`design/flow/config.mk`:
```
export PLATFORM = sky130hd
export DESIGN_NAME = connect_four
export DESIGN_NICKNAME = connect_four
export VERILOG_FILES = /design/flow/design.v
export SDC_FILE = /design/flow/constraint.sdc
export NUM_CORES = 4
export LEC_CHECK = 0
export CAP_MARGIN = 20
export CORE_MARGIN = 2
export CORE_UTILIZATION = 60
export CTS_CLUSTER_SIZE = 46
export PLACE_DENSITY = 0.6
export SLEW_MARGIN = 10
```
`design/flow/constraint.sdc`:
```
create_clock -name core_clock -period 10.0 [get_ports {clock}]
set_input_delay 2.0000 -clock core_clock [delete_from_list [all_inputs] [get_ports {clock}]]
set_output_delay 2.0000 -clock core_clock [all_outputs]
set_load 0.01 [all_outputs]
```
`design/flow/design.v`:
```
`timescale 1ns / 1ps
module debounce_one_shot(
    input CLK,
    input EN,
    input RST,
    input BTN,
    output logic DB_BTN
    );
    localparam logic [7:0] c_LOW_GOING_HIGH_CLOCKS = 8'h19;  
    localparam logic [7:0] c_HIGH_GOING_LOW_CLOCKS = 8'h33;  
    localparam logic [7:0] c_ONE_SHOT_CLOCKS       = 8'h01;  
    typedef enum { ST_init, ST_BTN_low, ST_BTN_low_to_high, ST_BTN_high, ST_BTN_high_to_low, ST_one_shot} STATES;
    STATES NS, PS;
    logic [7:0] s_db_count;
    logic s_count_rst, s_count_inc;
    always_ff @(posedge CLK) begin
        if (RST == 1'b1)
            s_db_count <= 8'h00;
        else if (EN == 1'b1) begin
            if (s_count_rst == 1'b1)
                s_db_count <= 8'h00;
            else if (s_count_inc == 1'b1)
                s_db_count <= s_db_count + 1;
        end
    end
    always_ff @(posedge CLK) begin
       if (RST == 1'b1)
           PS <= ST_init;
       else if (EN == 1'b1)
           PS <= NS; 
    end
    always_comb begin
        NS = ST_init;
        DB_BTN = 1'b0;
        s_count_rst = 1'b0;
        s_count_inc = 1'b0;
        case (PS)
            ST_init: begin           
                NS = ST_BTN_low;
                DB_BTN = 1'b0;
                s_count_rst = 1'b1;
            end
            ST_BTN_low: begin    
                if (BTN == 1'b1) begin        
                    NS = ST_BTN_low_to_high;  
                    s_count_inc = 1'b1;        
                end
                else begin
                    NS = ST_BTN_low;         
                    s_count_rst = 1'b1;
                end
            end
            ST_BTN_low_to_high: begin    
                if (BTN == 1'b1) begin   
                    if (s_db_count == c_LOW_GOING_HIGH_CLOCKS) begin 
                        NS = ST_BTN_high;
                        s_count_rst = 1'b1;
                    end
                    else begin           
                        NS = ST_BTN_low_to_high;
                        s_count_inc = 1'b1;
                    end
                end
                else begin               
                    NS = ST_BTN_low;
                    s_count_rst = 1'b1;
                end
            end
            ST_BTN_high: begin           
                if (BTN == 1'b1) begin 
                    NS = ST_BTN_high;
                    s_count_rst = 1'b1;
                end
                else begin               
                    NS = ST_BTN_high_to_low;
                    s_count_inc = 1'b1;
                end
            end
            ST_BTN_high_to_low: begin
                if (BTN == 1'b0) begin   
                    if (s_db_count == c_HIGH_GOING_LOW_CLOCKS) begin 
                        NS = ST_one_shot;
                        s_count_rst = 1'b1;
                    end
                    else begin           
                        NS = ST_BTN_high_to_low;
                        s_count_inc = 1'b1;
                    end
                end
                else begin               
                    NS = ST_BTN_high;
                    s_count_rst = 1'b1;
                end 
            end
            ST_one_shot: begin   
                if (s_db_count == c_ONE_SHOT_CLOCKS) begin  
                    NS = ST_init;
                    s_count_rst = 1'b1;
                    DB_BTN = 1'b0;
                end
                else begin               
                    NS = ST_one_shot;
                    s_count_inc = 1'b1;
                    DB_BTN = 1'b1;
                end
            end
            default: begin               
                NS = ST_init;
                s_count_rst = 1'b1;
                s_count_inc = 1'b0;
                DB_BTN = 1'b0;
            end
        endcase
    end
endmodule
`timescale 1ns / 1ps
module position_mover(   
    input RBTN,  
    input LBTN,  
    input clock,
    input en,
    input reset,
    input rst,
    output [2:0] columnPosition
    );
    logic [2:0] position;
    always_ff @(posedge clock) begin
        if (reset)
            position <= 3'b011;
        else if (!en)
            position <= position;
        else if (rst)
            position <= 3'b011;
        else begin
            if(RBTN && !LBTN && position < 6)        
                position <= position + 1;
            else if (LBTN && !RBTN && position > 0)  
                position <= position - 1;
        end
    end   
    assign columnPosition = position;  
endmodule
`timescale 1ns / 1ps
module game_state(
    input clock,
    input en,                                
    input reset,                             
    input rst,                               
    input select,                            
    input [2:0] columnPosition,
    output logic [7:0][7:0] green_grid,        
    output logic [7:0][7:0] blue_grid        
    );
    reg turn;     
    always_ff @ (posedge clock) begin 
        if (reset)
            turn <= 0;
        else if (!en)
            turn <= turn;
        else if (rst)                                 
            turn <= 0;
        else begin
            if (select)                          
                turn <= ~turn;
        end
    end
    reg [7:0] topRow;
    always_comb begin
        case (columnPosition)
            3'b000: topRow = 8'b01111111;                
            3'b001: topRow = 8'b10111111;                
            3'b010: topRow = 8'b11011111;
            3'b011: topRow = 8'b11101111;
            3'b100: topRow = 8'b11110111;
            3'b101: topRow = 8'b11111011;
            3'b110: topRow = 8'b11111101;
            default: topRow = 8'b11111111;
        endcase;
    end
    reg [6:0][2:0] columnCount;                  
    always_ff @ (posedge clock) begin
        if (reset) begin
            for(int i = 0; i < 7; i ++) begin 
                columnCount[i] <= 3'b000; 
            end
        end
        else if (!en) begin
        end
        else if (rst) begin                                 
            for(int i = 0; i < 7; i ++) begin 
                columnCount[i] <= 3'b000; 
            end
        end    
        else begin
            if(select && columnCount[columnPosition] < 5)   
                columnCount[columnPosition] <= columnCount[columnPosition] + 1;
        end
    end
    always_ff @ (posedge clock) begin
      if (reset) begin
        for(int i = 0; i < 8; i++) begin
            green_grid[i] <= 8'b11111111;
            blue_grid[i] <= 8'b11111111;
        end
      end
      else if (en) begin
        case (turn)
            (1'b0): begin 
                    green_grid[0] <= topRow;
                    blue_grid[0] <= 8'b11111111;
             end
            (1'b1): begin
                blue_grid[0] <= topRow;
                green_grid[0] <= 8'b11111111;
             end
        endcase
        if (rst) begin                           
            for(int i = 1; i < 8; i++) begin
                green_grid[i] <= 8'b11111111;
                blue_grid[i] <= 8'b11111111;
            end
        end 
        else begin
            if (select) begin                    
                case (turn)
                    (1'b0):  green_grid[7 - columnCount[columnPosition]][7 - columnPosition] <= 1'b0; 
                    (1'b1): blue_grid[7 - columnCount[columnPosition]][7 - columnPosition] <= 1'b0;
                endcase
            end
        end
      end
    end
endmodule
`timescale 1ns / 1ps
module matrix_driver(
    input clock,  
    input en,
    input reset,
    input [7:0][7:0] green_grid, blue_grid,        
    output logic [7:0] green_driver, blue_driver, row_driver    
    );
    logic [2:0] count;                           
    always_ff @ (posedge clock) begin
        if (reset)
            count <= 3'b000;
        else if (en)
            count <= count + 3'b001;
    end
    always @ (*)  begin                           
        case (count)                             
            3'b000: row_driver = 8'b00000001;        
            3'b001: row_driver = 8'b00000010;       
            3'b010: row_driver = 8'b00000100;
            3'b011: row_driver = 8'b00001000;
            3'b100: row_driver = 8'b00010000;
            3'b101: row_driver = 8'b00100000;
            3'b110: row_driver = 8'b01000000;
            3'b111: row_driver = 8'b10000000;
            default: row_driver = 8'b00000000;
        endcase
    end
    assign green_driver = green_grid[count];         
    assign blue_driver = blue_grid[count];
endmodule
`timescale 1ns / 1ps
module connect_four(
    input clock,
    input reset,                        
    input rbtn, lbtn, mbtn, bbtn,
    output logic [7:0] row, greenColumn, blueColumn  
    );
    logic inter_clock, db_mbtn, db_bbtn, db_lbtn, db_rbtn;
    logic [7:0][7:0] blue_gridTest, green_gridTest;
    logic [2:0] position;
    logic [7:0] topRow;
    clk_div MYCLOCK (
        .clk(clock),
        .reset(reset),
        .sclk(inter_clock)
    );   
    debounce_one_shot debouncer1 (
        .CLK(clock),
        .EN(inter_clock),
        .RST(reset),
        .BTN(mbtn),
        .DB_BTN(db_mbtn)
    );
    debounce_one_shot debouncer2 (
        .CLK(clock),
        .EN(inter_clock),
        .RST(reset),
        .BTN(bbtn),
        .DB_BTN(db_bbtn)
    );
    debounce_one_shot debouncer3 (   
        .CLK(clock),
        .EN(inter_clock),
        .RST(reset),
        .BTN(rbtn),
        .DB_BTN(db_rbtn)
    );
    debounce_one_shot debouncer4 (   
        .CLK(clock),
        .EN(inter_clock),
        .RST(reset),
        .BTN(lbtn),
        .DB_BTN(db_lbtn)
    );
    position_mover mover(
        .RBTN(db_rbtn),
        .LBTN(db_lbtn),
        .rst(db_bbtn),
        .clock(clock),
        .en(inter_clock),
        .reset(reset),
        .columnPosition(position)
    );
    game_state game(
        .clock(clock),
        .en(inter_clock),
        .reset(reset),
        .rst(db_bbtn),
        .select(db_mbtn),
        .columnPosition(position),
        .green_grid(green_gridTest),
        .blue_grid(blue_gridTest)
    );
    matrix_driver driver (
        .clock(clock),
        .en(inter_clock),
        .reset(reset),
        .blue_grid(blue_gridTest),
        .green_grid(green_gridTest),
        .green_driver(greenColumn),
        .blue_driver(blueColumn),
        .row_driver(row)
    );
endmodule
module clk_div (
    input clk,
    input reset,
    output sclk
    );
  localparam integer MAX_COUNT = 60; 
  integer div_cnt;
  reg tmp_clk; 
   always @ (posedge clk)              
   begin
         if (reset)
         begin
            tmp_clk <= 0;
            div_cnt <= 0;
         end else if (div_cnt == MAX_COUNT) 
         begin
            tmp_clk <= ~tmp_clk; 
            div_cnt <= 0;
         end else
            div_cnt <= div_cnt + 1;  
   end 
   assign sclk = (div_cnt == MAX_COUNT) && !tmp_clk; 
endmodule
```
`design/flow/run.sh`:
```
#!/bin/bash
# the make line also repeats each setting of config.mk as NAME=value (left out here)
make -C /OpenROAD-flow-scripts/flow DESIGN_CONFIG=/design/flow/config.mk WORK_HOME=/design/flow/orfs CLKGATE_MAP_FILE= finish
```
==> results of run 1 <==
[metrics by stage]
step / hold slack [ps] / cell area, sq um / cells
2_1_floorplan: 411 / 12200 / 1372
3_3_place_gp: 444 / 12600 / 1598
3_5_place_dp: 442 / 12600 / 1598
4_1_cts: 460 / 13600 / 1650
5_1_grt: 492 / 13600 / 1653
6_report: 455 / 13600 / 1653
[routing by layer]
| metal | vias to the layer above | GRT usage (%) |
|---|---|---|
| met3 | 64 | 3.85 |
| met5 | - | 0 |
| met2 | 305 | 47.1 |
| li1 | 4971 | - |
| met4 | 0 | 8.64 |
| met1 | 4921 | 38.8 |
[final cells by class]
| type | count | area [sq um] |
|---|---|---|
| fill | 1680 | 6490 |
| timing repair buffer | 46 | 433 |
| clock buffer | 37 | 826 |
| multi-input combinational | 1006 | 6690 |
| inverter | 26 | 97.6 |
| sequential | 253 | 5070 |
| tap | 270 | 338 |
| clock inverter | 15 | 160 |
==> reports/metrics.yaml, run 1 <==
cp-end-kind: "register"
syn_nets: 1399
yosysWarnings: 5
p_clk_w: 0.00108
grt_first_pass_wirelength_mm: 50.3
critical_path_depth: 14
hold_class: "register to register"
portBuffers: 29
r2r-end: "game.green_grid[19]$_SDFFE_PP1P_"
largest_area_cell: "dfxtp_1"
postCtsHoldBufs: 0
cts_buffer_depth: 3
cts-buffers-inserted: 28
tns_ps: 0
dp_hpwl_mm: 20.9
post-route-util_pct: 67.7
drt_iter0_drc: 830
grt_pass1_vias: 9671
cp-start-kind: "register"
maxSlewViolCount: 0
r2r_start: "mover.position[0]$_SDFFE_PP1P_"
clkTransAtPathRegs_ps: 70
diodes: 0
ys_sh_xor_pct: 2.86
switching_share_pct: 21.2
maxPowerGroup: "the clock network"
finalPower_w: 0.00212
ys_sh_mux_pct: 9.37
tool_warnings: 37
vias: 10300
gp_congestion: 0.933
synth-simple-area-share_pct: 21.6
cp_slowest_cell: "dfxtp_1"
critPathKind: "register to register"
antenna_found_initial: 0
top_cells_by_area: "dfxtp_1 (41%), mux4_2 (6.3%), a21oi_1 (5.9%)"
htree_levels: 1
share_comb_of_total_power_pct: 1.6
coreArea_sq_mm: 0.0201
ys_async_sr_fraction_pct: 0
viasPerCell: 6.21
ctsResizeCount: 0
critPathTopFamily: "simple AND/OR/NAND/NOR gates"
post-route-period-util_pct: 49.0
die_w_um: 147
netSwitchingPower_w: 0.000450
reg2reg_depth: 14
area_growth_pct: 11.2
ys_cells: 1372
crit_fanout: 17
timing.critical_path.from: "mover.position[0]$_SDFFE_PP1P_"
cts_tree: "yes"
hold_viol: 0
synth.most_common_cell: "dfxtp_1"
row_count: 52
yosys.area.top_type_share_pct: 41.4
grt_setup_unrepaired: "false"
crit_required_ps: 10380
clock-sinks: 253
ys.flop_type: "dfxtp_1"
whs_endpoint: "game.blue_grid[0]$_SDFFE_PP1P_"
powerSeq_w: 0.00101
p_per_area_mw_per_mm2: 156
slew_headroom_pct: 30.7
top_logic_kind: "simple AND/OR/NAND/NOR gates"
pre_cts_ws_ps: 5200
pwr-share-clk_pct: 50.9
comb_power_w: 0.0000334
crit_buf_inv: 3
grt_overflow: 0
status: "complete, no violations"
setup_viol: 0
max_freq_mhz: 204
synthCells: 1372
leakage_nw: 4.72
max_stage_delay_ps: 730
synth.avg_cell_area_sq_um: 8.92
worstPathArrival_ps: 5280
crit_end: "game.green_grid[19]$_SDFFE_PP1P_"
irDropWorstVdd_v: 0.000129
pin_count: 30
fp_util_pct: 60.9
top_cells_by_count: "dfxtp_1 (253), nor2_1 (182), a21oi_1 (144)"
root_buffer: "clkbuf_16"
dr.pass1.iters: 5
adder_share_pct: 2.15
path_cells: "buf_4, mux2_2, a21oi_2, and2_1, inv_1, ha_1, nand2_1, nor3_1, ha_1, inv_1, nor3_1, a32o_1, nor4b_4, a21oi_1"
clock.latency.late_pin_ps: 540
ys_chip_area_sq_mm: 0.0122
synthAoiAreaFrac_pct: 18.5
met3_length_mm: 1.63
ant_nets: 0
routed_wl_mm: 31.1
fin_ws_ps: 5100
tightest_slew_ps: 1040
die-area_sq_mm: 0.0216
yosys.stat.seqShare_pct: 41.4
p_seq_share_pct: 47.5
ys.flops: 253
period_minus_slack_ps: 4900
hold_depth: 1
drc: 0
rrSetupSlack_ps: 5100
routedWlPerCell_um: 18.8
post_cts_buffers: 0
syn_area_sq_mm: 0.0122
ys_types: 80
wl_met1_mm: 13.9
edf_count: 0
max_cap_violations: 0
routed.top_layer: "met4"
track_usage_pct: 28.4
skew_ps: 16.6
intPower_w: 0.00167
worstHoldStart: "game.blue_grid[0]$_SDFFE_PP1P_"
grt_max_degree: 92
wl_met2_mm: 14.6
num-nets-final: 1388
die-height_um: 147
==> run 2: changes to the inputs <==
- CORE_UTILIZATION: 60 -> 40
- CTS_CLUSTER_SIZE: 46 -> not set
- SLEW_MARGIN: 10 -> 20
==> run 2 against run 1 <==
  * Utilization shrank 23 points
  * Non-clock buffer count shrank 3
  * Maximum frequency shrank 0.11%
  * Critical path type is now register to output port
  * Largest power group unchanged
  * Sequential power is essentially flat
  * Cell area grew 0.35%
  * Highest routed layer unchanged
  * Die area grew 49%
==> reports/metrics.yaml, run 2 <==
r2r_start: "mover.position[0]$_SDFFE_PP1P_"  # unchanged
hold_viol: 0  # unchanged
intPower_w: 0.00164  # was 0.00167 W
cp_slowest_cell: "mux4_2"  # was dfxtp_1
adder_share_pct: 2.15  # unchanged
synthCells: 1372  # unchanged
postCtsHoldBufs: 0  # unchanged
clock-sinks: 253  # unchanged
fin_area_sq_mm: 0.0137  # was 0.0136 sq mm
p_clk_w: 0.00104  # was 0.00108 W
edf_count: 0  # unchanged
fp_util_pct: 40.3  # was 60.9%
status: "complete, no violations"  # unchanged
drc: 0  # unchanged
vias: 10100  # was 10300
critPathTopFamily: "buffers and inverters"  # was simple AND/OR/NAND/NOR gates
irDropWorstVdd_v: 0.000103  # was 0.000129 V
yosys.area.top_type_share_pct: 41.4  # unchanged
skew_ps: 14.9  # was 16.6 ps
tool_warnings: 35  # was 37
clock.latency.late_pin_ps: 540  # about the same
max_cap_violations: 0  # unchanged
syn_area_sq_mm: 0.0122  # unchanged
slew_headroom_pct: 26.8  # was 30.7%
grt_setup_unrepaired: "false"  # unchanged
top_logic_kind: "simple AND/OR/NAND/NOR gates"  # unchanged
reg2reg_depth: 14  # unchanged
cts_buffer_depth: 3  # unchanged
fin_hold_ws_ps: 462  # was 455 ps
maxPowerGroup: "the clock network"  # unchanged
grt_first_pass_wirelength_mm: 50.9  # was 50.3 mm
p_per_area_mw_per_mm2: 152  # was 156 mW/mm^2
routed_wl_mm: 31.3  # was 31.1 mm
pin_count: 30  # unchanged
p_seq_share_pct: 48.5  # was 47.5%
routedWlPerCell_um: 17.7  # was 18.8 um
worstPathArrival_ps: 2910  # was 5280 ps
dr.pass1.iters: 5  # unchanged
htree_levels: 1  # unchanged
dp_hpwl_mm: 21.0  # was 20.9 mm
max_stage_delay_ps: 550  # was 730 ps
powerSeq_w: 0.00101  # about the same
coreArea_sq_mm: 0.0303  # was 0.0201 sq mm
whs_endpoint: "game.columnCount[1]$_SDFFE_PP0P_"  # was game.blue_grid[0]$_SDFFE_PP1P_
ys_types: 80  # unchanged
area_growth_pct: 11.6  # was 11.2%
leakage_nw: 4.66  # was 4.72 nW
cts_tree: "yes"  # unchanged
ys_sh_xor_pct: 2.86  # unchanged
post_cts_buffers: 0  # unchanged
cp-end-kind: "output port"  # was register
period_minus_slack_ps: 4910  # was 4900 ps
post-route-period-util_pct: 49.1  # was 49.0%
die_w_um: 179  # was 147 um
r2r-end: "game.green_grid[20]$_SDFFE_PP1P_"  # was game.green_grid[19]$_SDFFE_PP1P_
share_comb_of_total_power_pct: 1.6  # about the same
num-nets-final: 1384  # was 1388
syn_nets: 1399  # unchanged
gp_congestion: 0.868  # was 0.933
cts-buffers-inserted: 27  # was 28
hold_class: "register to register"  # unchanged
critPathKind: "register to output port"  # was register to register
portBuffers: 29  # unchanged
maxSlewViolCount: 0  # unchanged
grt_max_degree: 79  # was 92
ys_async_sr_fraction_pct: 0  # unchanged
clkTransAtPathRegs_ps: 60  # was 70 ps
netSwitchingPower_w: 0.000438  # was 0.000450 W
synth-simple-area-share_pct: 21.6  # unchanged
track_usage_pct: 19.7  # was 28.4%
crit_buf_inv: 2  # was 3
cp-start-kind: "register"  # unchanged
tightest_slew_ps: 1100  # was 1040 ps
antenna_found_initial: 0  # unchanged
placed_cells_incl_taps: 1724  # was 1598
largest_area_cell: "dfxtp_1"  # unchanged
rrSetupSlack_ps: 5200  # was 5100 ps
ys_chip_area_sq_mm: 0.0122  # unchanged
worstHoldStart: "game.columnCount[1]$_SDFFE_PP0P_"  # was game.blue_grid[0]$_SDFFE_PP1P_
dpl_cell_area_sq_mm: 0.0127  # was 0.0126 sq mm
die-area_sq_mm: 0.0320  # was 0.0216 sq mm
synth.most_common_cell: "dfxtp_1"  # unchanged
top_cells_by_area: "dfxtp_1 (41%), mux4_2 (6.3%), a21oi_1 (5.9%)"  # unchanged
ys_sh_mux_pct: 9.37  # unchanged
synth.avg_cell_area_sq_um: 8.92  # unchanged
seqCellArea_sq_mm: 0.00507  # unchanged
crit_end: "greenColumn[0]"  # was game.green_grid[19]$_SDFFE_PP1P_
yosysWarnings: 5  # unchanged
hold_depth: 2  # was 1
comb_power_w: 0.0000329  # was 0.0000334 W
ctsResizeCount: 0  # unchanged
path_cells: "buf_4, mux4_2, mux2_2, clkdlybuf4s50_1"  # was buf_4, mux2_2, a21oi_2, and2_1, inv_1, ha_1, nand2_1, nor3_1, ha_1, inv_1, nor3_1, a32o_1, nor4b_4, a21oi_1
fill_cells: 2927  # was 1680
grt_overflow: 0  # unchanged
yosys.stat.seqShare_pct: 41.4  # unchanged
critical_path_depth: 4  # was 14
comb_area_sq_mm: 0.00669  # about the same
pwr-share-clk_pct: 49.9  # was 50.9%
root_buffer: "clkbuf_16"  # unchanged
layoutNonFillerInstCount: 1772  # was 1653
setup_viol: 0  # unchanged
viasPerCell: 5.71  # was 6.21
timing.critical_path.from: "driver.count[1]$_SDFFE_PP0P_"  # was mover.position[0]$_SDFFE_PP1P_
crit_fanout: 25  # was 17
drt_iter0_drc: 818  # was 830
die-height_um: 179  # was 147 um
ys.flop_type: "dfxtp_1"  # unchanged
row_count: 64  # was 52
max_freq_mhz: 204  # about the same
synthAoiAreaFrac_pct: 18.5  # unchanged
diodes: 0  # unchanged
crit_required_ps: 8000  # was 10380 ps
grt_pass1_vias: 9461  # was 9671
tns_ps: 0  # unchanged
top_cells_by_count: "dfxtp_1 (253), nor2_1 (182), a21oi_1 (144)"  # unchanged
ys_cells: 1372  # unchanged
ys.flops: 253  # unchanged
switching_share_pct: 21.0  # was 21.2%
ant_nets: 0  # unchanged
-- run 2: layout make-up --
| type | instances | area share [%] |
|---|---|---|
| Timing Repair Buffer | 43 | 2.86 |
| Multi-Input combinational cell | 1006 | 49.0 |
| Tap cell | 396 | 3.63 |
| Clock buffer | 34 | 5.43 |
| Sequential cell | 253 | 37.1 |
| Clock inverter | 14 | 1.26 |
| Inverter | 26 | 0.715 |
-- run 2: routing by layer --
| layer | up-vias | part of all wire (%) | GRT usage (%) |
|---|---|---|---|
| li1 | 4984 | - | - |
| met1 | 4872 | 48 | 28.1 |
| met2 | 214 | 45 | 30.7 |
| met3 | 56 | 4.6 | 2.63 |
| met4 | 0 | 2.3 | 6.20 |
| met5 | - | 0 | 0 |
-- run 2: metrics by stage --
| step | total power [W] | utilization, % | setup slack, ps |
|---|---|---|---|
| final | 0.00208 | 45.0 | 5090 |
| after global routing | 0.00214 | 45.0 | 4930 |
| after CTS | 0.00210 | 45.0 | 5060 |
| after detailed placement | 0.00107 | 42.0 | 5280 |
| after global placement | 0.00107 | 42.0 | 5370 |
| after floorplan | 0.00106 | - | 5750 |
==> run 3: changes to the inputs <==
- ABC_AREA: not set -> 1
- CAP_MARGIN: 20 -> 10
- CORE_UTILIZATION: 40 -> 30
- CTS_CLUSTER_DIAMETER: not set -> 33
- GPL_ROUTABILITY_DRIVEN: not set -> 0
- MAX_ROUTING_LAYER: not set -> met5
- PLACE_DENSITY: 0.6 -> 0.49
- SETUP_SLACK_MARGIN: not set -> -0.23
- SLEW_MARGIN: 20 -> 15
- TNS_END_PERCENT: not set -> 5
- clock period: 10.0 -> 3.43 ns (I/O delays scaled with it)
==> run 3 against run 2 <==
  * The layout now fails its checks (setup timing)
  * Cell area grew 24%
  * Die area rose by 45%
  * Clock power increased to 6.9 times the previous value
  * Count of clock-buffer cells in the layout grew 56
  * Routed wire length is 34% higher
  * Power rose to 5.0 times the previous value
  * First-iteration DRC count rose by 12%
  * Hold slack got worse by 26 ps
  * Critical path depth up 3
  * Area after synthesis up 9.6%
  * Combinational power went up to 5.4 times the previous value
  * Global-route usage is 1.4 points lower
  * Critical path type unchanged
  * Critical endpoint is now blueColumn[5]
  * Highest routed layer unchanged
==> reports/metrics.yaml, run 3 <==
routedWlPerCell_um: 15.7  # was 17.7 um
path_cells: "inv_2, buf_4, nand2_1, o21ai_0, a221oi_1, a31oi_1, clkdlybuf4s50_1"  # was buf_4, mux4_2, mux2_2, clkdlybuf4s50_1
crit_buf_inv: 3  # was 2
postCtsHoldBufs: 0  # unchanged
root_buffer: "clkbuf_16"  # unchanged
critPathKind: "register to output port"  # unchanged
yosys.area.top_type_share_pct: 37.8  # was 41.4%
hold_class: "register to register"  # unchanged
routed_wl_mm: 41.9  # was 31.3 mm
dr.pass1.iters: 6  # was 5
leakage_nw: 7.22  # was 4.66 nW
ys_async_sr_fraction_pct: 0  # unchanged
clock-sinks: 253  # unchanged
ys_cells: 1964  # was 1372
max_cap_violations: 0  # unchanged
ys.flops: 253  # unchanged
dp_hpwl_mm: 27.7  # was 21.0 mm
powerSeq_w: 0.00296  # was 0.00101 W
r2r_start: "mover.position[1]$_SDFFE_PP1P_"  # was mover.position[0]$_SDFFE_PP1P_
diodes: 0  # unchanged
finalPower_w: 0.0103  # was 0.00208 W
slew_headroom_pct: 36.6  # was 26.8%
clkTransAtPathRegs_ps: 50  # was 60 ps
tool_warnings: 35  # unchanged
so_faults: "setup timing"
ys_chip_area_sq_mm: 0.0134  # was 0.0122 sq mm
top_cells_by_count: "nand2_1 (414), inv_1 (292), dfxtp_1 (253)"  # was dfxtp_1 (253), nor2_1 (182), a21oi_1 (144)
ant_nets: 0  # unchanged
num-nets-final: 2044  # was 1384
p_seq_share_pct: 28.7  # was 48.5%
die-area_sq_mm: 0.0464  # was 0.0320 sq mm
yosys.stat.seqShare_pct: 37.8  # was 41.4%
syn_nets: 1991  # was 1399
period_minus_slack_ps: 3530
ys_types: 59  # was 80
synth.avg_cell_area_sq_um: 6.83  # was 8.92 sq um
row_count: 77  # was 64
synthCells: 1964  # was 1372
synthAoiAreaFrac_pct: 17.6  # was 18.5%
r2r-end: "game.green_grid[51]$_SDFFE_PP1P_"  # was game.green_grid[20]$_SDFFE_PP1P_
die-height_um: 215  # was 179 um
cp-end-kind: "output port"  # unchanged
critical_path_depth: 7  # was 4
ys.flop_type: "dfxtp_1"  # unchanged
ctsResizeCount: 0  # unchanged
crit_fanout: 29  # was 25
die_w_um: 215  # was 179 um
worstHoldStart: "game.blue_grid[0]$_SDFFE_PP1P_"  # was game.columnCount[1]$_SDFFE_PP0P_
largest_area_cell: "dfxtp_1"  # unchanged
pwr-share-clk_pct: 69.5  # was 49.9%
p_clk_w: 0.00717  # was 0.00104 W
intPower_w: 0.00810  # was 0.00164 W
edf_count: 0  # unchanged
grt_first_pass_wirelength_mm: 68.1  # was 50.9 mm
netSwitchingPower_w: 0.00222  # was 0.000438 W
grt_max_degree: 60  # was 79
max_stage_delay_ps: 600  # was 550 ps
top_cells_by_area: "dfxtp_1 (38%), nand2_1 (12%), inv_1 (8.2%)"  # was dfxtp_1 (41%), mux4_2 (6.3%), a21oi_1 (5.9%)
cts-buffers-inserted: 70  # was 27
skew_ps: 32.1  # was 14.9 ps
status: "complete, but fails checks"  # was complete, no violations
cts_tree: "yes"  # unchanged
yosysWarnings: 5  # unchanged
drc: 0  # unchanged
post-route-period-util_pct: 103  # was 49.1%
antenna_found_initial: 0  # unchanged
cts_buffer_depth: 3  # unchanged
cp_slowest_cell: "clkdlybuf4s50_1"  # was mux4_2
hold_depth: 1  # was 2
share_comb_of_total_power_pct: 1.7  # was 1.6%
tightest_slew_ps: 927  # was 1100 ps
setup_viol: 4  # was 0
pin_count: 30  # unchanged
critPathTopFamily: "buffers and inverters"  # unchanged
grt_pass1_vias: 12600  # was 9461
p_per_area_mw_per_mm2: 607  # was 152 mW/mm^2
irDropWorstVdd_v: 0.000339  # was 0.000103 V
crit_required_ps: 2740  # was 8000 ps
grt_overflow: 0  # unchanged
fp_util_pct: 30.4  # was 40.3%
track_usage_pct: 18.3  # was 19.7%
crit_end: "blueColumn[5]"  # was greenColumn[0]
reg2reg_depth: 17  # was 14
cp-start-kind: "register"  # unchanged
top_logic_kind: "simple AND/OR/NAND/NOR gates"  # unchanged
synth.most_common_cell: "nand2_1"  # was dfxtp_1
post_cts_buffers: 0  # unchanged
synth-simple-area-share_pct: 28.6  # was 21.6%
syn_area_sq_mm: 0.0134  # was 0.0122 sq mm
ys_sh_xor_pct: 2.24  # was 2.86%
maxPowerGroup: "the clock network"  # unchanged
htree_levels: 3  # was 1
adder_share_pct: 1.96  # was 2.15%
area_growth_pct: 26.6  # was 11.6%
drt_iter0_drc: 913  # was 818
placed_cells_incl_taps: 2537  # was 1724
portBuffers: 29  # unchanged
ys_sh_mux_pct: 0  # was 9.37%
maxSlewViolCount: 0  # unchanged
fin_hold_ws_ps: 436  # was 462 ps
hold_viol: 0  # unchanged
whs_endpoint: "game.blue_grid[0]$_SDFFE_PP1P_"  # was game.columnCount[1]$_SDFFE_PP0P_
max_freq_mhz: 284
coreArea_sq_mm: 0.0441  # was 0.0303 sq mm
worstPathArrival_ps: 2840  # was 2910 ps
fin_ws_ps: -95.4  # was 5090 ps
layoutNonFillerInstCount: 2664  # was 1772
clock.latency.late_pin_ps: 600  # was 540 ps
timing.critical_path.from: "driver.count[0]$_SDFFE_PP0P_"  # was driver.count[1]$_SDFFE_PP0P_
vias: 13000  # was 10100
rrSetupSlack_ps: 320  # was 5200 ps
comb_power_w: 0.000178  # was 0.0000329 W
switching_share_pct: 21.5  # was 21.0%
viasPerCell: 4.88  # was 5.71
-- run 3: layout make-up --
cell class              count  area, sq um
fillers                  4693        27100
multi-input cells        1316         6770
flip-flops and latches    253         5070
clock buffers              90         1960
inverters                 305         1150
well taps                 592          741
clock inverters            37          664
repair buffers             71          638
-- run 3: layer usage --
| layer | global-route usage, % | part of all wire, % | vias up |
|---|---|---|---|
| met5 | 0 | 0 | - |
| met4 | 7.24 | 2.4 | 0 |
| met3 | 4.05 | 5.7 | 76 |
| met2 | 29.3 | 45 | 327 |
| met1 | 23.9 | 47 | 6038 |
| li1 | - | - | 6564 |
-- run 3: stage by stage --
| step | area, sq um | setup TNS, ps | setup WS [ps] | util [%] |
|---|---|---|---|---|
| floorplan | 13400 | 0 | 763 | - |
| global placement | 14400 | 0 | 343 | 32.5 |
| detailed placement | 14400 | 0 | 387 | 32.5 |
| CTS | 17000 | -273 | -93.9 | 38.5 |
| global route | 17000 | -1510 | -212 | 38.5 |
| finish | 17000 | -120 | -95.4 | 38.5 |
==> run 4: changes to the inputs <==
- ABC_AREA: 1 -> 0
- CAP_MARGIN: 10 -> 25
- CELL_PAD_IN_SITES_DETAIL_PLACEMENT: not set -> 2
- CELL_PAD_IN_SITES_GLOBAL_PLACEMENT: not set -> 2
- CORE_ASPECT_RATIO: not set -> 0.55
- CORE_MARGIN: 2 -> 6
- CORE_UTILIZATION: 30 -> 44
- CTS_CLUSTER_DIAMETER: 33 -> 219
- GPL_ROUTABILITY_DRIVEN: 0 -> not set
- GPL_TIMING_DRIVEN: not set -> 0
- HOLD_SLACK_MARGIN: not set -> -0.01
- MAX_ROUTING_LAYER: met5 -> met4
- MIN_ROUTING_LAYER: not set -> met2
- PLACE_DENSITY: 0.49 -> not set
- PLACE_DENSITY_LB_ADDON: not set -> 0.3
- SETUP_SLACK_MARGIN: -0.23 -> 0.41
- SLEW_MARGIN: 15 -> 10
- TNS_END_PERCENT: 5 -> 10
- clock period: 3.43 -> 7.81 ns (I/O delays scaled with it)
==> run 4 against run 3 <==
  * The flow now stops in global routing (5_1_grt)
  * Die area down 31%
  * Area after synthesis is 8.7% lower
  * Synthesized cell count down 30%
==> reports/metrics.yaml, run 4 <==
ys_chip_area_sq_mm: 0.0122  # was 0.0134 sq mm
largest_area_cell: "dfxtp_1"  # unchanged
grt_overflow: 25
yosys.area.top_type_share_pct: 41.4  # was 37.8%
coreArea_sq_mm: 0.0268  # was 0.0441 sq mm
root_buffer: "clkbuf_16"  # unchanged
ys_sh_xor_pct: 2.86  # was 2.24%
yosys.stat.seqShare_pct: 41.4  # was 37.8%
status: "did not finish"  # was complete, but fails checks
top_cells_by_count: "dfxtp_1 (253), nor2_1 (182), a21oi_1 (144)"  # was nand2_1 (414), inv_1 (292), dfxtp_1 (253)
ys_types: 80  # was 59
syn_nets: 1399  # was 1991
htree_levels: 1  # was 3
row_count: 44  # was 77
synth.most_common_cell: "dfxtp_1"  # was nand2_1
adder_share_pct: 2.15  # was 1.96%
track_usage_pct: 66.6
top_logic_kind: "simple AND/OR/NAND/NOR gates"  # unchanged
ys_cells: 1372  # was 1964
gp_congestion: 1.03
edf_count: 0  # unchanged
cts-buffers-inserted: 25  # was 70
cts_buffer_depth: 3  # unchanged
ys.flops: 253  # unchanged
post_cts_buffers: 0  # unchanged
yosysWarnings: 5  # unchanged
clock-sinks: 253  # unchanged
syn_area_sq_mm: 0.0122  # was 0.0134 sq mm
ys_sh_mux_pct: 9.37  # was 0%
synth-simple-area-share_pct: 21.6  # was 28.6%
die_w_um: 237  # was 215 um
pin_count: 30  # unchanged
pre_cts_ws_ps: 2460  # was 387 ps
synth.avg_cell_area_sq_um: 8.92  # was 6.83 sq um
synthAoiAreaFrac_pct: 18.5  # was 17.6%
ys_async_sr_fraction_pct: 0  # unchanged
ys.flop_type: "dfxtp_1"  # unchanged
ctsResizeCount: 0  # unchanged
portBuffers: 25  # was 29
die-height_um: 136  # was 215 um
dp_hpwl_mm: 38.8  # was 27.7 mm
synthCells: 1372  # was 1964
error: "[ERROR GRT-0116] Global routing finished with congestion. Check the congestion regions in the DRC Viewer."
postCtsHoldBufs: 0  # unchanged
fp_util_pct: 45.7  # was 30.4%
stop_stage: "global routing (5_1_grt)"
top_cells_by_area: "dfxtp_1 (41%), mux4_2 (6.3%), a21oi_1 (5.9%)"  # was dfxtp_1 (38%), nand2_1 (12%), inv_1 (8.2%)
die-area_sq_mm: 0.0321  # was 0.0464 sq mm
run 4: routing by layer:
layer | GRT overflow | track usage [%]
met3 | 25 | 80.2
met5 | - | -
met1 | - | -
met2 | 0 | 70.2
met4 | 0 | 37.6
run 4: stage by stage:
stage,std cells,utilization (%),cell area (sq um)
4_1_cts,1814,51.6,13800
3_3_place_gp,1765,48.3,13000
3_5_place_dp,1769,48.5,13000
2_1_floorplan,1372,-,12200
==> run 5: changes to the inputs <==
- CELL_PAD_IN_SITES_DETAIL_PLACEMENT: 2 -> 0
- GPL_TIMING_DRIVEN: 0 -> 1
- HOLD_SLACK_MARGIN: -0.01 -> not set
- SETUP_SLACK_MARGIN: 0.41 -> -0.5
- SLEW_MARGIN: 10 -> 20
- TNS_END_PERCENT: 10 -> 55
==> run 5 against run 4 <==
  * Synthesized cell count unchanged
  * Now clean on timing, DRC and antenna
  * Die area unchanged
  * Area after synthesis is the same
==> reports/metrics.yaml, run 5 <==
status: "complete, no violations"  # was did not finish
ys_cells: 1372  # unchanged
largest_area_cell: "dfxtp_1"  # unchanged
syn_area_sq_mm: 0.0122  # unchanged
cts_buffer_depth: 3  # unchanged
use_met1_pct: 0
ctsResizeCount: 0  # unchanged
synth.most_common_cell: "dfxtp_1"  # unchanged
cts-buffers-inserted: 25  # unchanged
dr.pass1.iters: 8
crit_required_ps: 8240
ys.flop_type: "dfxtp_1"  # unchanged
viasPerCell: 8.24
gr-usage-met2_pct: 38.4
busiest_layer: "met3"
pin_count: 30  # unchanged
cp_slowest_cell: "nor4b_4"
antenna_found_initial: 0
comb_power_w: 0.0000472
p_seq_share_pct: 47.3
cp-start-kind: "register"
routedWlPerCell_um: 22.6
hold_depth: 1
p_per_area_mw_per_mm2: 200
yosysWarnings: 5  # unchanged
r2r-end: "game.green_grid[21]$_SDFFE_PP1P_"
portBuffers: 29  # was 25
period_minus_slack_ps: 4790
row_count: 44  # unchanged
drc: 0
powerSeq_w: 0.00129
cp-end-kind: "register"
critical_path_depth: 14
ys_chip_area_sq_mm: 0.0122  # unchanged
post-route-period-util_pct: 61.3
r2r_start: "mover.position[0]$_SDFFE_PP1P_"
crit_buf_inv: 3
grt_pass1_vias: 15400
clock-sinks: 253  # unchanged
crit_end: "game.green_grid[21]$_SDFFE_PP1P_"
synth-simple-area-share_pct: 21.6  # unchanged
rrSetupSlack_ps: 3020
tightest_slew_ps: 1140
die-area_sq_mm: 0.0321  # unchanged
skew_ps: 29.7
worstPathArrival_ps: 5230
synthAoiAreaFrac_pct: 18.5  # unchanged
routed_wl_mm: 39.5
drt_iter0_drc: 2780
ys_types: 80  # unchanged
yosys.stat.seqShare_pct: 41.4  # unchanged
timing.critical_path.from: "mover.position[0]$_SDFFE_PP1P_"
crit_fanout: 29
adder_share_pct: 2.15  # unchanged
clkTransAtPathRegs_ps: 70
critPathTopFamily: "simple AND/OR/NAND/NOR gates"
setup_viol: 0
postCtsHoldBufs: 0  # unchanged
htree_levels: 1  # unchanged
reg2reg_depth: 14
gp_congestion: 0.993  # was 1.03
pwr-share-clk_pct: 51.0
grt_setup_unrepaired: "false"
max_cap_violations: 0
edf_count: 0  # unchanged
hold_class: "register to register"
grt_first_pass_wirelength_mm: 61.9
fp_util_pct: 45.7  # unchanged
root_buffer: "clkbuf_16"  # unchanged
worstHoldStart: "game.blue_grid[0]$_SDFFE_PP1P_"
synth.avg_cell_area_sq_um: 8.92  # unchanged
top_cells_by_count: "dfxtp_1 (253), nor2_1 (182), a21oi_1 (144)"  # unchanged
maxSlewViolCount: 0
maxPowerGroup: "the clock network"
fin_ws_ps: 3020
p_clk_w: 0.00139
share_comb_of_total_power_pct: 1.7
use_met3_pct: 58.9
comb_area_sq_mm: 0.00671
tool_warnings: 35
yosys.area.top_type_share_pct: 41.4  # unchanged
synthCells: 1372  # unchanged
die-height_um: 136  # unchanged
dp_hpwl_mm: 24.8  # was 38.8 mm
coreArea_sq_mm: 0.0268  # unchanged
clock.latency.late_pin_ps: 600
path_cells: "buf_4, mux2_2, a21oi_2, and2_1, inv_1, ha_1, nand2_1, nor3_1, ha_1, inv_1, nor3_1, a32o_1, nor4b_4, a21oi_1"
pre_cts_ws_ps: 3300  # was 2460 ps
max_freq_mhz: 209
top_logic_kind: "simple AND/OR/NAND/NOR gates"  # unchanged
irDropWorstVdd_v: 0.000160
seqCellArea_sq_mm: 0.00507
track_usage_pct: 39.2
critPathKind: "register to register"
die_w_um: 237  # unchanged
ys_async_sr_fraction_pct: 0  # unchanged
netSwitchingPower_w: 0.000641
grt_max_degree: 63
syn_nets: 1399  # unchanged
grt_overflow: 0
slew_headroom_pct: 23.3
tns_ps: 0
whs_endpoint: "game.blue_grid[0]$_SDFFE_PP1P_"
top_cells_by_area: "dfxtp_1 (41%), mux4_2 (6.3%), a21oi_1 (5.9%)"  # unchanged
fill_cells: 2551
num-nets-final: 1387
max_stage_delay_ps: 670
post_cts_buffers: 0  # unchanged
ys_sh_mux_pct: 9.37  # unchanged
hold_viol: 0
switching_share_pct: 23.4
ys.flops: 253  # unchanged
ys_sh_xor_pct: 2.86  # unchanged
intPower_w: 0.00209
cts_tree: "yes"
area_growth_pct: 11.7
leakage_nw: 4.66
ant_nets: 0
vias: 14400
run 5: per-layer routing:
metal / vias up / routed length, um
met3: 399 / 19500
li1: 4929 / -
met1: 4977 / 0
met2: 4113 / 16900
met5: - / 0
met4: 0 / 3100
run 5: stage by stage:
stage	total power, W	util (%)	instance area (sq um)	hold slack (ps)	instances
global route	0.00279	51.0	13700	462	1747
global placement	0.00137	47.5	12700	429	1698
finish	0.00273	51.0	13700	452	1749
detailed placement	0.00137	47.5	12700	433	1698
floorplan	0.00135	-	12200	411	1372
CTS	0.00270	50.8	13600	453	1744
run 5: final cells by class:
class / count / share of cell area, %
antenna: 2 / 0.0366
clock buffer: 30 / 4.93
clock inverter: 16 / 1.70
inverter: 26 / 0.714
multi-input combinational: 1006 / 49.0
sequential: 253 / 37.1
tap: 368 / 3.37
timing repair buffer: 48 / 3.16
==> run 6: changes to the inputs <==
- ABC_AREA: 0 -> 1
- CELL_PAD_IN_SITES_DETAIL_PLACEMENT: 0 -> 1
- CELL_PAD_IN_SITES_GLOBAL_PLACEMENT: 2 -> not set
- CORE_ASPECT_RATIO: 0.55 -> 0.96
- CORE_MARGIN: 6 -> 2
- CORE_UTILIZATION: 44 -> 60
- CTS_CLUSTER_DIAMETER: 219 -> not set
- CTS_CLUSTER_SIZE: not set -> 46
- GPL_ROUTABILITY_DRIVEN: not set -> 0
- HOLD_SLACK_MARGIN: not set -> 0.13
- MAX_ROUTING_LAYER: met4 -> met5
- MIN_ROUTING_LAYER: met2 -> met1
- PLACE_DENSITY: not set -> 0.6
- PLACE_DENSITY_LB_ADDON: 0.3 -> not set
- SETUP_SLACK_MARGIN: -0.5 -> not set
- SLEW_MARGIN: 20 -> 0
- TNS_END_PERCENT: 55 -> 85
- clock period: 7.81 -> 4.72 ns (I/O delays scaled with it)
==> run 6 against run 5 <==
  * Synthesized cell count increased by 43%
  * The run now fails in global routing (5_1_grt)
  * Die area decreased by 27%
  * Area after synthesis is 9.6% higher
==> reports/metrics.yaml, run 6 <==
yosys.stat.seqShare_pct: 37.8  # was 41.4%
edf_count: 0  # unchanged
fp_util_pct: 61.1  # was 45.7%
cts-buffers-inserted: 28  # was 25
ctsResizeCount: 0  # unchanged
yosysWarnings: 5  # unchanged
largest_area_cell: "dfxtp_1"  # unchanged
synthCells: 1964  # was 1372
ys_sh_mux_pct: 0  # was 9.37%
htree_levels: 1  # unchanged
synth-simple-area-share_pct: 28.6  # was 21.6%
postCtsHoldBufs: 0  # unchanged
ys.flops: 253  # unchanged
synth.most_common_cell: "nand2_1"  # was dfxtp_1
pin_count: 30  # unchanged
adder_share_pct: 1.96  # was 2.15%
stop_stage: "global routing (5_1_grt)"
synthAoiAreaFrac_pct: 17.6  # was 18.5%
syn_nets: 1991  # was 1399
top_cells_by_count: "nand2_1 (414), inv_1 (292), dfxtp_1 (253)"  # was dfxtp_1 (253), nor2_1 (182), a21oi_1 (144)
die_w_um: 157  # was 237 um
clock-sinks: 253  # unchanged
post_cts_buffers: 0  # unchanged
synth.avg_cell_area_sq_um: 6.83  # was 8.92 sq um
row_count: 53  # was 44
die-area_sq_mm: 0.0236  # was 0.0321 sq mm
ys_types: 59  # was 80
portBuffers: 29  # unchanged
top_cells_by_area: "dfxtp_1 (38%), nand2_1 (12%), inv_1 (8.2%)"  # was dfxtp_1 (41%), mux4_2 (6.3%), a21oi_1 (5.9%)
cts_buffer_depth: 3  # unchanged
ys.flop_type: "dfxtp_1"  # unchanged
ys_chip_area_sq_mm: 0.0134  # was 0.0122 sq mm
ys_sh_xor_pct: 2.24  # was 2.86%
ys_async_sr_fraction_pct: 0  # unchanged
dp_hpwl_mm: 33.0  # was 24.8 mm
ys_cells: 1964  # was 1372
yosys.area.top_type_share_pct: 37.8  # was 41.4%
root_buffer: "clkbuf_16"  # unchanged
placed_cells_incl_taps: 2226  # was 1698
die-height_um: 150  # was 136 um
status: "did not finish"  # was complete, no violations
top_logic_kind: "simple AND/OR/NAND/NOR gates"  # unchanged
coreArea_sq_mm: 0.0219  # was 0.0268 sq mm
syn_area_sq_mm: 0.0134  # was 0.0122 sq mm
run 6: per-stage QoR:
step | util (%) | power (W) | setup slack (ps) | area [sq um]
4_1_cts | 67.0 | 0.00451 | 724 | 14700
2_1_floorplan | - | 0.00227 | 2050 | 13400
3_3_place_gp | 62.9 | 0.00230 | 1440 | 13800
3_5_place_dp | 62.9 | 0.00231 | 1140 | 13800
==> run 7: changes to the inputs <==
- ABC_AREA: 1 -> not set
- CAP_MARGIN: 25 -> 20
- CELL_PAD_IN_SITES_DETAIL_PLACEMENT: 1 -> 0
- CELL_PAD_IN_SITES_GLOBAL_PLACEMENT: not set -> 0
- CORE_ASPECT_RATIO: 0.96 -> 0.5
- CORE_UTILIZATION: 60 -> 72
- CTS_CLUSTER_DIAMETER: not set -> 356
- CTS_CLUSTER_SIZE: 46 -> 13
- GPL_ROUTABILITY_DRIVEN: 0 -> not set
- HOLD_SLACK_MARGIN: 0.13 -> not set
- MAX_ROUTING_LAYER: met5 -> not set
- MIN_ROUTING_LAYER: met1 -> not set
- PLACE_DENSITY: 0.6 -> not set
- PLACE_DENSITY_LB_ADDON: not set -> 0.08
- SETUP_SLACK_MARGIN: not set -> 0.33
- SLEW_MARGIN: 0 -> 20
- TNS_END_PERCENT: 85 -> 40
- clock period: 4.72 -> 2.95 ns (I/O delays scaled with it)
==> run 7 against run 6 <==
  * The run again fails in global routing (5_1_grt)
  * Die area is 23% lower
  * Synthesized cell count shrank 30%
  * Area after synthesis fell by 8.7%
==> reports/metrics.yaml, run 7 <==
status: "did not finish"  # unchanged
stop_stage: "global routing (5_1_grt)"  # unchanged
synth.avg_cell_area_sq_um: 8.92  # was 6.83 sq um
syn_nets: 1399  # was 1991
die_w_um: 188  # was 157 um
cts-buffers-inserted: 23  # was 28
yosys.stat.seqShare_pct: 41.4  # was 37.8%
coreArea_sq_mm: 0.0165  # was 0.0219 sq mm
top_cells_by_count: "dfxtp_1 (253), nor2_1 (182), a21oi_1 (144)"  # was nand2_1 (414), inv_1 (292), dfxtp_1 (253)
portBuffers: 29  # unchanged
die-height_um: 96.2  # was 150 um
cts_buffer_depth: 3  # unchanged
ys.flops: 253  # unchanged
ys_sh_mux_pct: 9.37  # was 0%
clock-sinks: 253  # unchanged
htree_levels: 1  # unchanged
pin_count: 30  # unchanged
yosys.area.top_type_share_pct: 41.4  # was 37.8%
row_count: 33  # was 53
die-area_sq_mm: 0.0181  # was 0.0236 sq mm
root_buffer: "clkbuf_16"  # unchanged
synth.most_common_cell: "dfxtp_1"  # was nand2_1
largest_area_cell: "dfxtp_1"  # unchanged
edf_count: 0  # unchanged
synthAoiAreaFrac_pct: 18.5  # was 17.6%
ys.flop_type: "dfxtp_1"  # unchanged
ys_chip_area_sq_mm: 0.0122  # was 0.0134 sq mm
top_cells_by_area: "dfxtp_1 (41%), mux4_2 (6.3%), a21oi_1 (5.9%)"  # was dfxtp_1 (38%), nand2_1 (12%), inv_1 (8.2%)
adder_share_pct: 2.15  # was 1.96%
ys_types: 80  # was 59
top_logic_kind: "simple AND/OR/NAND/NOR gates"  # unchanged
yosysWarnings: 5  # unchanged
dp_hpwl_mm: 22.8  # was 33.0 mm
placed_cells_incl_taps: 1620  # was 2226
fp_util_pct: 74.1  # was 61.1%
syn_area_sq_mm: 0.0122  # was 0.0134 sq mm
ys_async_sr_fraction_pct: 0  # unchanged
ys_sh_xor_pct: 2.86  # was 2.24%
gp_congestion: 0.979
synth-simple-area-share_pct: 21.6  # was 28.6%
synthCells: 1372  # was 1964
ys_cells: 1372  # was 1964
-- run 7: what timing repair did --
action	in CTS
buffers inserted	32
hold endpoints to repair	0
pin swaps	9
hold buffers	0
cloned	2
setup endpoints to repair	156
resized	127
-- run 7: stage by stage --
step / cell area, sq um / utilization [%] / worst slack [ps]
after floorplan: 12500 / - / -26.1
after global placement: 13300 / 80.3 / -18.3
after detailed placement: 13300 / 80.3 / -82.9
after CTS: 14400 / 87.2 / 101
==> run 8: changes to the inputs <==
- CAP_MARGIN: 20 -> 35
- CELL_PAD_IN_SITES_DETAIL_PLACEMENT: 0 -> not set
- CORE_ASPECT_RATIO: 0.5 -> not set
- CORE_MARGIN: 2 -> 9
- CORE_UTILIZATION: 72 -> 56
- CTS_CLUSTER_DIAMETER: 356 -> not set
- CTS_CLUSTER_SIZE: 13 -> 85
- GPL_TIMING_DRIVEN: 1 -> 0
- PLACE_DENSITY: not set -> 0.89
- PLACE_DENSITY_LB_ADDON: 0.08 -> not set
- SETUP_SLACK_MARGIN: 0.33 -> 1.03
- SLEW_MARGIN: 20 -> 25
- TNS_END_PERCENT: 40 -> 25
- clock period: 2.95 -> 5.55 ns (I/O delays scaled with it)
==> run 8 against run 7 <==
  * The run now finishes clean
  * Die area up 52%
  * Area after synthesis unchanged
  * Synthesized cell count is the same
==> reports/metrics.yaml, run 8 <==
routed_wl_mm: 35.6
top_logic_kind: "simple AND/OR/NAND/NOR gates"  # unchanged
status: "complete, no violations"  # was did not finish
ys_cells: 1372  # unchanged
largest_area_cell: "dfxtp_1"  # unchanged
viasPerCell: 6.58
yosysWarnings: 5  # unchanged
layoutNonFillerInstCount: 1727
share_comb_of_total_power_pct: 2.0
crit_required_ps: 4440
vias: 11400
synth.avg_cell_area_sq_um: 8.92  # unchanged
cts_buffer_depth: 3  # unchanged
syn_nets: 1399  # unchanged
cp-end-kind: "output port"
dr.pass1.iters: 7
drt_iter0_drc: 1420
yosys.stat.seqShare_pct: 41.4  # unchanged
ys_sh_xor_pct: 2.86  # unchanged
routedWlPerCell_um: 20.6
root_buffer: "clkbuf_16"  # unchanged
cp_slowest_cell: "clkdlybuf4s50_1"
intPower_w: 0.00284
p_seq_share_pct: 49.6
ant_nets: 0
grt_first_pass_wirelength_mm: 57.0
maxPowerGroup: "sequential cells"
grt_overflow: 0
postCtsHoldBufs: 0  # unchanged
tightest_slew_ps: 895
dpl_cell_area_sq_mm: 0.0129  # was 0.0133 sq mm
synth-simple-area-share_pct: 21.6  # unchanged
worstHoldStart: "MYCLOCK.div_cnt[0]$_SDFF_PP0_"
ys_chip_area_sq_mm: 0.0122  # unchanged
post-route-period-util_pct: 80.9
tns_ps: 0
r2r-end: "game.green_grid[47]$_SDFFE_PP1P_"
maxSlewViolCount: 0
grt_setup_unrepaired: "true"
p_per_area_mw_per_mm2: 266
grt_max_degree: 15
r2r_start: "mover.position[0]$_SDFFE_PP1P_"
clkTransAtPathRegs_ps: 60
crit_end: "greenColumn[0]"
row_count: 53  # was 33
reg2reg_depth: 16
synthCells: 1372  # unchanged
die-height_um: 166  # was 96.2 um
setup_viol: 0
clock-sinks: 253  # unchanged
hold_depth: 1
fin_area_sq_mm: 0.0138
slew_headroom_pct: 39.9
synthAoiAreaFrac_pct: 18.5  # unchanged
hold_class: "register to register"
track_usage_pct: 24.6
max_stage_delay_ps: 500
critPathKind: "register to output port"
yosys.area.top_type_share_pct: 41.4  # unchanged
fp_util_pct: 57.7  # was 74.1%
crit_buf_inv: 4
adder_share_pct: 2.15  # unchanged
edf_count: 0  # unchanged
skew_ps: 30.9
die-area_sq_mm: 0.0275  # was 0.0181 sq mm
critPathTopFamily: "buffers and inverters"
whs_endpoint: "MYCLOCK.div_cnt[0]$_SDFF_PP0_"
dp_hpwl_mm: 24.8  # was 22.8 mm
ys.flops: 253  # unchanged
grt_pass1_vias: 10900
ys_types: 80  # unchanged
ys_async_sr_fraction_pct: 0  # unchanged
rrSetupSlack_ps: 1280
leakage_nw: 4.83
ys.flop_type: "dfxtp_1"  # unchanged
comb_power_w: 0.0000727
pwr-share-clk_pct: 48.4
cts_tree: "yes"
clock.latency.late_pin_ps: 560
area_growth_pct: 12.8
syn_area_sq_mm: 0.0122  # unchanged
num-nets-final: 1460
max_freq_mhz: 223
period_minus_slack_ps: 4490
pin_count: 30  # unchanged
gp_congestion: 1.00  # was 0.979
switching_share_pct: 22.5
max_cap_violations: 0
hold_viol: 0
timing.critical_path.from: "driver.count[0]$_SDFFE_PP0P_"
coreArea_sq_mm: 0.0212  # was 0.0165 sq mm
die_w_um: 166  # was 188 um
htree_levels: 1  # unchanged
cts-buffers-inserted: 27  # was 23
synth.most_common_cell: "dfxtp_1"  # unchanged
irDropWorstVdd_v: 0.000196
top_cells_by_count: "dfxtp_1 (253), nor2_1 (182), a21oi_1 (144)"  # unchanged
placed_cells_incl_taps: 1674  # was 1620
ys_sh_mux_pct: 9.37  # unchanged
diodes: 0
worstPathArrival_ps: 3380
tool_warnings: 37
crit_fanout: 10
powerSeq_w: 0.00182
crit_path_frequent_cell: "clkbuf_2"
drc: 0
critical_path_depth: 6
portBuffers: 25  # was 29
path_cells: "clkbuf_1, clkbuf_2, clkbuf_2, mux4_2, mux2_2, clkdlybuf4s50_1"
cp-start-kind: "register"
top_cells_by_area: "dfxtp_1 (41%), mux4_2 (6.3%), a21oi_1 (5.9%)"  # unchanged
netSwitchingPower_w: 0.000826
p_clk_w: 0.00178
antenna_found_initial: 0
-- run 8: repair_timing --
item / CTS / global route
endpoints found under the setup margin: 17 / 53
gates resized: 8 / 8
setup buffers: 0 / 1
hold endpoints to repair: 0 / 0
-- run 8: routing by layer --
layer	wire, um	share of wire, %	up-vias	global-route usage, %
met4	1630	4.6	0	11.5
met1	13900	39	5421	31.0
li1	-	-	5127	-
met3	3720	10	148	5.04
met5	0	0	-	0
met2	16300	46	676	39.5
-- run 8: layout make-up --
type,instances,area [sq um]
plain buffers,87,427
clock buffers,38,797
clock inverters,10,83.8
fillers,1634,7420
inverters,26,97.6
multi-input cells,1006,6690
flip-flops and latches,253,5060
well taps,275,344
repair buffers,32,303
-- run 8: per-stage QoR --
stage               setup WS, ps  power (W)  hold slack, ps  utilization (%)
floorplan                   2070    0.00191             411                -
global placement             921    0.00193             449             60.5
detailed placement           854    0.00193             454             60.6
CTS                         1010    0.00366             467             64.8
global route                 994    0.00375             478             65.0
finish                      1060    0.00367             472             65.0
==> run 9: changes to the inputs <==
- ABC_AREA: not set -> 1
- CAP_MARGIN: 35 -> 20
- CELL_PAD_IN_SITES_GLOBAL_PLACEMENT: 0 -> not set
- CORE_MARGIN: 9 -> 2
- CORE_UTILIZATION: 56 -> 62
- CTS_CLUSTER_SIZE: 85 -> 99
- GPL_TIMING_DRIVEN: 0 -> not set
- PLACE_DENSITY: 0.89 -> 0.6
- SETUP_SLACK_MARGIN: 1.03 -> not set
- SLEW_MARGIN: 25 -> 20
- TNS_END_PERCENT: 25 -> 20
- clock period: 5.55 -> 6.05 ns (I/O delays scaled with it)
==> run 9 against run 8 <==
  * Critical endpoint is now greenColumn[1]
  * Utilization is 4.9 points higher
  * Clock power is about 10% higher
  * Worst setup slack better by 650 ps
  * Hold slack worse by 27 ps
  * Power is 1.6% higher
  * Area after synthesis is 9.6% higher
  * Flip-flop count stayed put
  * Synthesized cell count is 43% higher
  * Highest routed layer unchanged
  * Sequential share of layout area is 2.5 points lower
  * Register-to-register slack better by 780 ps
==> reports/metrics.yaml, run 9 <==
diodes: 0  # unchanged
ys_async_sr_fraction_pct: 0  # unchanged
fin_hold_ws_ps: 445  # was 472 ps
ys_sh_xor_pct: 2.24  # was 2.86%
post_cts_buffers: 0  # unchanged
tightest_slew_ps: 971  # was 895 ps
drc: 0  # unchanged
irDropWorstVdd_v: 0.000248  # was 0.000196 V
tns_ps: 0  # unchanged
grt_setup_unrepaired: "false"  # was true
pre_cts_ws_ps: 2130  # was 854 ps
path_cells: "inv_2, buf_4, o21ai_0, o21ai_0, nor2_1, a31oi_1, clkdlybuf4s50_1"  # was clkbuf_1, clkbuf_2, clkbuf_2, mux4_2, mux2_2, clkdlybuf4s50_1
max_stage_delay_ps: 630  # was 500 ps
synth.most_common_cell: "nand2_1"  # was dfxtp_1
pwr-share-clk_pct: 52.7  # was 48.4%
coreArea_sq_mm: 0.0212  # about the same
share_comb_of_total_power_pct: 2.5  # was 2.0%
critPathKind: "register to output port"  # unchanged
skew_ps: 14.5  # was 30.9 ps
top_cells_by_area: "dfxtp_1 (38%), nand2_1 (12%), inv_1 (8.2%)"  # was dfxtp_1 (41%), mux4_2 (6.3%), a21oi_1 (5.9%)
syn_nets: 1991  # was 1399
comb_power_w: 0.0000923  # was 0.0000727 W
status: "complete, no violations"  # unchanged
maxSlewViolCount: 0  # unchanged
drt_iter0_drc: 1213  # was 1420
crit_end: "greenColumn[1]"  # was greenColumn[0]
r2r_start: "mover.position[0]$_SDFFE_PP1P_"  # unchanged
crit_required_ps: 4840  # was 4440 ps
hold_depth: 2  # was 1
cts-buffers-inserted: 28  # was 27
critical_path_depth: 7  # was 6
die-height_um: 151  # was 166 um
htree_levels: 1  # unchanged
ys.flops: 253  # unchanged
slew_headroom_pct: 35.2  # was 39.9%
synthAoiAreaFrac_pct: 17.6  # was 18.5%
comb_area_sq_mm: 0.00677  # was 0.00669 sq mm
row_count: 53  # unchanged
hold_class: "register to register"  # unchanged
powerSeq_w: 0.00167  # was 0.00182 W
largest_area_cell: "dfxtp_1"  # unchanged
intPower_w: 0.00294  # was 0.00284 W
yosys.stat.seqShare_pct: 37.8  # was 41.4%
yosys.area.top_type_share_pct: 37.8  # was 41.4%
maxPowerGroup: "the clock network"  # was sequential cells
fp_util_pct: 63.4  # was 57.7%
yosysWarnings: 5  # unchanged
fin_ws_ps: 1710  # was 1060 ps
portBuffers: 29  # was 25
post-route-util_pct: 70.0  # was 65.0%
whs_endpoint: "game.green_grid[9]$_SDFFE_PP1P_"  # was MYCLOCK.div_cnt[0]$_SDFF_PP0_
top_cells_by_count: "nand2_1 (414), inv_1 (292), dfxtp_1 (253)"  # was dfxtp_1 (253), nor2_1 (182), a21oi_1 (144)
max_cap_violations: 0  # unchanged
vias: 12900  # was 11400
synthCells: 1964  # was 1372
p_per_area_mw_per_mm2: 252  # was 266 mW/mm^2
seqCellArea_sq_mm: 0.00507  # was 0.00506 sq mm
clock.latency.late_pin_ps: 550  # was 560 ps
dr.pass1.iters: 5  # was 7
pin_count: 30  # unchanged
cts_buffer_depth: 3  # unchanged
cp_slowest_cell: "clkdlybuf4s50_1"  # unchanged
area_growth_pct: 10.4  # was 12.8%
root_buffer: "clkbuf_16"  # unchanged
synth-simple-area-share_pct: 28.6  # was 21.6%
ys_chip_area_sq_mm: 0.0134  # was 0.0122 sq mm
clkTransAtPathRegs_ps: 60  # about the same
postCtsHoldBufs: 0  # unchanged
routedWlPerCell_um: 16.4  # was 20.6 um
worstHoldStart: "game.green_grid[9]$_SDFFE_PP1P_"  # was MYCLOCK.div_cnt[0]$_SDFF_PP0_
ctsResizeCount: 0  # was 8
period_minus_slack_ps: 4340
hold_viol: 0  # unchanged
ant_nets: 0  # unchanged
worstPathArrival_ps: 3130  # was 3380 ps
crit_buf_inv: 3  # was 4
ys_types: 59  # was 80
cp-end-kind: "output port"  # unchanged
post-route-period-util_pct: 71.7  # was 80.9%
timing.critical_path.from: "driver.count[0]$_SDFFE_PP0P_"  # unchanged
routed_wl_mm: 36.9  # was 35.6 mm
critPathTopFamily: "buffers and inverters"  # unchanged
setup_viol: 0  # unchanged
rrSetupSlack_ps: 2060  # was 1280 ps
edf_count: 0  # unchanged
antenna_found_initial: 0  # unchanged
netSwitchingPower_w: 0.000783  # was 0.000826 W
track_usage_pct: 32.0  # was 24.6%
ys.flop_type: "dfxtp_1"  # unchanged
top_logic_kind: "simple AND/OR/NAND/NOR gates"  # unchanged
viasPerCell: 5.73  # was 6.58
tool_warnings: 37  # unchanged
clock-sinks: 253  # unchanged
grt_max_degree: 60  # was 15
grt_overflow: 0  # unchanged
leakage_nw: 6.34  # was 4.83 nW
num-nets-final: 1975  # was 1460
crit_fanout: 43  # was 10
switching_share_pct: 21.0  # was 22.5%
cp-start-kind: "register"  # unchanged
max_freq_mhz: 231
die_w_um: 151  # was 166 um
fill_cells: 1871  # was 1634
adder_share_pct: 1.96  # was 2.15%
die-area_sq_mm: 0.0228  # was 0.0275 sq mm
syn_area_sq_mm: 0.0134  # was 0.0122 sq mm
p_seq_share_pct: 44.8  # was 49.6%
cts_tree: "yes"  # unchanged
synth.avg_cell_area_sq_um: 6.83  # was 8.92 sq um
p_clk_w: 0.00196  # was 0.00178 W
grt_first_pass_wirelength_mm: 59.0  # was 57.0 mm
crit_path_frequent_cell: "o21ai_0"  # was clkbuf_2
ys_sh_mux_pct: 0  # was 9.37%
r2r-end: "game.green_grid[61]$_SDFFE_PP1P_"  # was game.green_grid[47]$_SDFFE_PP1P_
grt_pass1_vias: 11700  # was 10900
gp_congestion: 0.915  # was 1.00
dp_hpwl_mm: 24.3  # was 24.8 mm
ys_cells: 1964  # was 1372
reg2reg_depth: 16  # unchanged
## run 9: routing by layer
layer | GRT usage [%] | vias to the layer above | share of wire, %
li1 | - | 6394 | -
met1 | 43.1 | 5908 | 44
met2 | 53.9 | 481 | 46
met3 | 4.16 | 75 | 7.0
met4 | 9.49 | 0 | 3.0
met5 | 0 | - | 0
## run 9: stage by stage
| stage | cells | total power [W] | cell area, sq um |
|---|---|---|---|
| final | 2245 | 0.00373 | 14800 |
| after global routing | 2245 | 0.00382 | 14800 |
| after CTS | 2245 | 0.00374 | 14800 |
| after detailed placement | 2193 | 0.00180 | 13700 |
| after global placement | 2193 | 0.00180 | 13700 |
| after floorplan | 1964 | 0.00177 | 13400 |
## run 9: cell type report
type,count,share of cell area [%]
sequential,253,34.2
timing repair buffer,44,2.69
multi-input combinational,1316,45.7
inverter,305,7.76
clock inverter,14,1.72
clock buffer,38,5.60
tap,275,2.32
Power and IR drop assume default switching activity.
